==> flow/design.v (excerpt) <==
module i2c_top(
input clk, rst, newd, op, stretch,
input [6:0] addr,
input [7:0] din,
output [7:0] dout,
output busy,ack_err,
output done,
output sda, scl
);
wire ack_errm, ack_errs;
wire sda_m, scl_m, sda_s, scl_s;
i2c_master master (dout,sda,scl,sda_m,scl_m,done,ack_errm,busy,clk,rst,din,newd,addr,op);
i2c_Slave slave (.clk(clk),.rst(rst),.stretch(stretch),.sda(sda),.scl(scl),.sda_drv(sda_s),.scl_drv(scl_s),.ack_err(ack_errs),.done() );
assign sda = sda_m & sda_s;
assign scl = scl_m & scl_s;
assign ack_err = ack_errs | ack_errm;
endmodule
Size in the first run: ~4600 cells after synthesis, about 1200 flip-flops, roughly 33 I/O pins, about 56000 sq um of cells after synthesis.
clock: 2.87 ns
lec_check: 0
cap_margin: 20
core_margin: 2
core_utilization: 72
cts_cluster_diameter: 364
cts_cluster_size: 15
hold_slack_margin: 0.29
place_density_lb_addon: 0.04
setup_slack_margin: 0.4
slew_margin: 40
run.sh (not shown) runs the stock make flow with config.mk's settings and CLKGATE_MAP_FILE=.
The starting point went through all stages and came out clean.
Next try:
CORE_UTILIZATION = 71   (was 72)
CTS_CLUSTER_DIAMETER = unset   (was 364)
CTS_CLUSTER_SIZE = unset   (was 15)
HOLD_SLACK_MARGIN = unset   (was 0.29)
PLACE_DENSITY_LB_ADDON = unset   (was 0.04)
SETUP_SLACK_MARGIN = unset   (was 0.4)
SLEW_MARGIN = 20   (was 40)
clock period = 5.14 ns   (was 2.87 ns; I/O delays follow)
Fmax drops by a quarter to a third; setup slack gets better by 0.94 ns; core utilization drops by 4.1 points; wire length drops by a few percent; clock-buffer cell count climbs by 13.
Next try:
ABC_AREA = 1   (was unset)
CORE_UTILIZATION = 70   (was 71)
CTS_CLUSTER_DIAMETER = 222   (was unset)
clock period = 6.72 ns   (was 5.14 ns; I/O delays follow)
Effect: Wire length went down by 13%. Total power decreases by about 21%. Flip-flop count is unchanged.
Next try:
ABC_AREA = unset   (was 1)
CORE_UTILIZATION = 57   (was 70)
CTS_CLUSTER_DIAMETER = unset   (was 222)
CTS_CLUSTER_SIZE = 97   (was unset)
clock period = 8.96 ns   (was 6.72 ns; I/O delays follow)
Result:
- cell area is lower by about 0.4%
- die size is higher by about 20%
- final cell count is lower by about 26%
- via count is lower by 13%
- non-clock buffer count is higher by 79
- power is lower by about 23%
- core utilization is lower by 13 points
Next try:
CORE_UTILIZATION = 22   (was 57)
CTS_CLUSTER_SIZE = unset   (was 97)
HOLD_SLACK_MARGIN = 0.29   (was unset)
clock period = 10.0 ns   (was 8.96 ns; I/O delays follow)
Outcome:
- die size came out higher to 2.6 times its value
- flip-flop count stays the same
- worst hold slack gets better by 0.0062 ns
- total power came out lower by roughly a tenth
- final cell count came out higher by well over a third
- cell area came out higher by a few percent

========
Setup of run 2:
i2c_top again, from the RTL that the note above started with.
export LEC_CHECK = 0
export ABC_AREA = 1
export CAP_MARGIN = 20
export CELL_PAD_IN_SITES_DETAIL_PLACEMENT = 2
export CORE_MARGIN = 2
export CORE_UTILIZATION = 46
export CTS_CLUSTER_SIZE = 29
export GPL_ROUTABILITY_DRIVEN = 0
export GPL_TIMING_DRIVEN = 0
export HOLD_SLACK_MARGIN = 0.29
export MIN_ROUTING_LAYER = met1
export SLEW_MARGIN = 20
export TNS_END_PERCENT = 55
create_clock -name core_clock -period 6.8 [get_ports {clk}]
What ended run 2 was a tool error in clock tree synthesis (4_1_cts); the run never finished.
The inputs of run 1 differ from those of run 2 as listed below.
Settings: removing TNS_END_PERCENT (formerly 55); removing MIN_ROUTING_LAYER (formerly met1); removing ABC_AREA (formerly 1); removing CELL_PAD_IN_SITES_DETAIL_PLACEMENT (formerly 2); removing CTS_CLUSTER_SIZE (formerly 29); removing GPL_TIMING_DRIVEN (formerly 0); changing CORE_UTILIZATION from 46 to 40; removing GPL_ROUTABILITY_DRIVEN (formerly 0); removing HOLD_SLACK_MARGIN (formerly 0.29); changing the clock period (ns, I/O delays scaled along) from 6.8 to 10.0.
--- outcome ---
- Run 1 | status: complete | timing, DRC, antenna: pass
- On die outline height, the higher figure sits with run 1, not run 2.
- Going from run 2 to run 1, pre-CTS setup slack rose by 2740 ps; parity-gate share of the synthesized area counting xor and xnor cells now sits higher.
- Diff run 2 -> run 1 | pre-placement core utilization | decrease of 6.1 points

========
Starting RTL as in the previous note.
Settings: LEC_CHECK=0, CAP_MARGIN=20, CORE_ASPECT_RATIO=0.71, CORE_MARGIN=2, CORE_UTILIZATION=72, CTS_CLUSTER_DIAMETER=357, CTS_CLUSTER_SIZE=14, PLACE_DENSITY=0.35, SETUP_SLACK_MARGIN=0.86, SLEW_MARGIN=20, TNS_END_PERCENT=5; clock period 2.89 ns.
The first run went through all stages and came out clean.
==> next run, changes <==
==> flow/config.mk (replaced) <==
export PLATFORM = sky130hd
export DESIGN_NAME = i2c_top
export DESIGN_NICKNAME = i2c_top
export VERILOG_FILES = /design/flow/design.v
export SDC_FILE = /design/flow/constraint.sdc
export NUM_CORES = 4
export LEC_CHECK = 0
export CAP_MARGIN = 20
export CORE_MARGIN = 2
export CORE_UTILIZATION = 15
export SLEW_MARGIN = 20
==> flow/constraint.sdc (replaced) <==
create_clock -name core_clock -period 5.16 [get_ports {clk}]
set_input_delay 1.0320 -clock core_clock [delete_from_list [all_inputs] [get_ports {clk}]]
set_output_delay 1.0320 -clock core_clock [all_outputs]
set_load 0.01 [all_outputs]
Effect: Sequential power decreases by well over a third. Setup slack is better by 1100 ps. Utilization decreases by 69 points. Die size increases to 4.7 times its value. Clock-buffer cell count increases by 27. Synthesized area stays the same. Clock power decreases by a quarter to a third. Worst hold slack is better by 52 ps. Total power decreases by well over a third.
==> next run, changes <==
--- a/flow/config.mk
+++ b/flow/config.mk
@@ -9,3 +9,4 @@
 export CORE_MARGIN = 2
-export CORE_UTILIZATION = 15
+export CORE_UTILIZATION = 40
+export SETUP_SLACK_MARGIN = 0.0
 export SLEW_MARGIN = 20
Result: Combinational power went up by about 1%; area after synthesis does not change; worst hold slack gains 10 ps; total power went up by 1.0%.
==> next run, changes <==
--- a/flow/config.mk
+++ b/flow/config.mk
@@ -7,6 +7,7 @@
 export LEC_CHECK = 0
+export ABC_AREA = 1
 export CAP_MARGIN = 20
 export CORE_MARGIN = 2
-export CORE_UTILIZATION = 40
-export SETUP_SLACK_MARGIN = 0.0
+export CORE_UTILIZATION = 72
+export SETUP_SLACK_MARGIN = 0.45
 export SLEW_MARGIN = 20
==> flow/constraint.sdc (replaced) <==
create_clock -name core_clock -period 2.87 [get_ports {clk}]
set_input_delay 0.5740 -clock core_clock [delete_from_list [all_inputs] [get_ports {clk}]]
set_output_delay 0.5740 -clock core_clock [all_outputs]
set_load 0.01 [all_outputs]
Effect: Clock skew came out lower by 13 ps. Total power came out higher by 77%. Setup slack loses 1000 ps. Sequential share of layout area came out lower by 0.91 points. Synthesized area came out higher by 2.4%. Final cell count came out higher by 23%. Wire length came out lower by 13%. Via count came out higher by 18%. Global-route usage came out higher by 12 points. Die size came out lower by 43%.

========
== exp/sierra ==
i2c_top again, from the RTL that the note above started with.
clock: 3.06 ns
lec_check: 0
cap_margin: 35
core_margin: 2
core_utilization: 72
cts_cluster_diameter: 87
setup_slack_margin: 0.72
slew_margin: 20
Every stage of the flow completed for exp/sierra, and the final layout passed the timing, design-rule and antenna checks.
Inputs modified between exp/sierra and exp/onyx:
- CTS_CLUSTER_DIAMETER: 87 -> unset
- CTS_CLUSTER_SIZE: unset -> 99
- ABC_AREA: unset -> 1
- SETUP_SLACK_MARGIN: 0.72 -> 0.86
- CAP_MARGIN: 35 -> 20
- the clock period (ns, I/O delays scaled along): 3.06 -> 2.87
[summary]
- Comparing exp/sierra and exp/onyx, count of cell instances traversed by the critical path is lower on exp/sierra.
- Compared with exp/sierra, in exp/onyx met2 track demand over resource in global routing dropped 6.2 points; area figure in the yosys stat output rose by about 2.4%.
> inputs changed (exp/onyx -> exp/ember)
- swapping 0.86 for 0.4 in SETUP_SLACK_MARGIN
- clearing ABC_AREA, which used to be 1
- swapping 99 for 15 in CTS_CLUSTER_SIZE
==> results <==
Side by side, die height turned out lower in exp/ember than in exp/onyx.
Compared with exp/onyx, exp/ember shows a instance count on the critical path that is 2 lower.
Looking at global-route usage across exp/onyx and exp/ember, the one that comes out lower is exp/onyx.
exp/ember went all the way through synthesis, placement and routing and the layout is clean on timing, DRC and antenna.
### exp/ember -> exp/fjord
- CTS_CLUSTER_DIAMETER: unset -> 81
- ABC_AREA: unset -> 0
- SETUP_SLACK_MARGIN: 0.4 -> unset
- CAP_MARGIN: 20 -> 5
- the clock period (ns, I/O delays scaled along): 2.87 -> 6.72
Results
Every run (exp/ember and exp/fjord) finished clean.
Of exp/ember and exp/fjord, the lower placer's final routability congestion estimate belongs to exp/fjord.
Global-route wire length before repair (exp/ember / exp/fjord): 1.09
Measured against exp/fjord, the number of instances in the placed design of exp/ember comes out at 1.06 times the reference value.
Between exp/ember and exp/fjord, sequential share of layout area is lower for exp/ember, exp/fjord comes in above that.
Length in cells of the worst reg-to-reg path was lower in the run labelled exp/fjord.
Taking exp/ember as the reference, in exp/fjord share of final layout cell area taken by non-clock buffers shrank by 5.7 points, minimum clock period went up 1.61 ns, total power per unit cell area now sits lower.
Max freq exp/ember -> exp/fjord: degraded
--- input diff exp/fjord..exp/lagoon ---
- a deleted ABC_AREA that had been 0
- a change of CORE_UTILIZATION from 72 to 40
- a deleted CTS_CLUSTER_SIZE that had been 15
- a change of CAP_MARGIN from 5 to 20
- a deleted CTS_CLUSTER_DIAMETER that had been 81
- a change of the clock period (ns, I/O delays scaled along) from 6.72 to 5.16
==> comparison <==
In exp/lagoon, the global router's overall resource usage came out 17 points below the value in exp/fjord.
[compare] base=exp/fjord new=exp/lagoon: non-clock buffer count higher, largest voltage drop on the vdd net climbed 61 µV, worst hold slack did not really move.
Going from exp/fjord to exp/lagoon, number of well taps grows by about 80%.
From exp/fjord to exp/lagoon the numbers moved as follows: core utilization at floorplan went down; proportion of power drawn by the clock network +8.6 points; cell area increased 3900 µm²; overall power moved up.
No activity file was given, so power comes from the tool's default toggle rates.
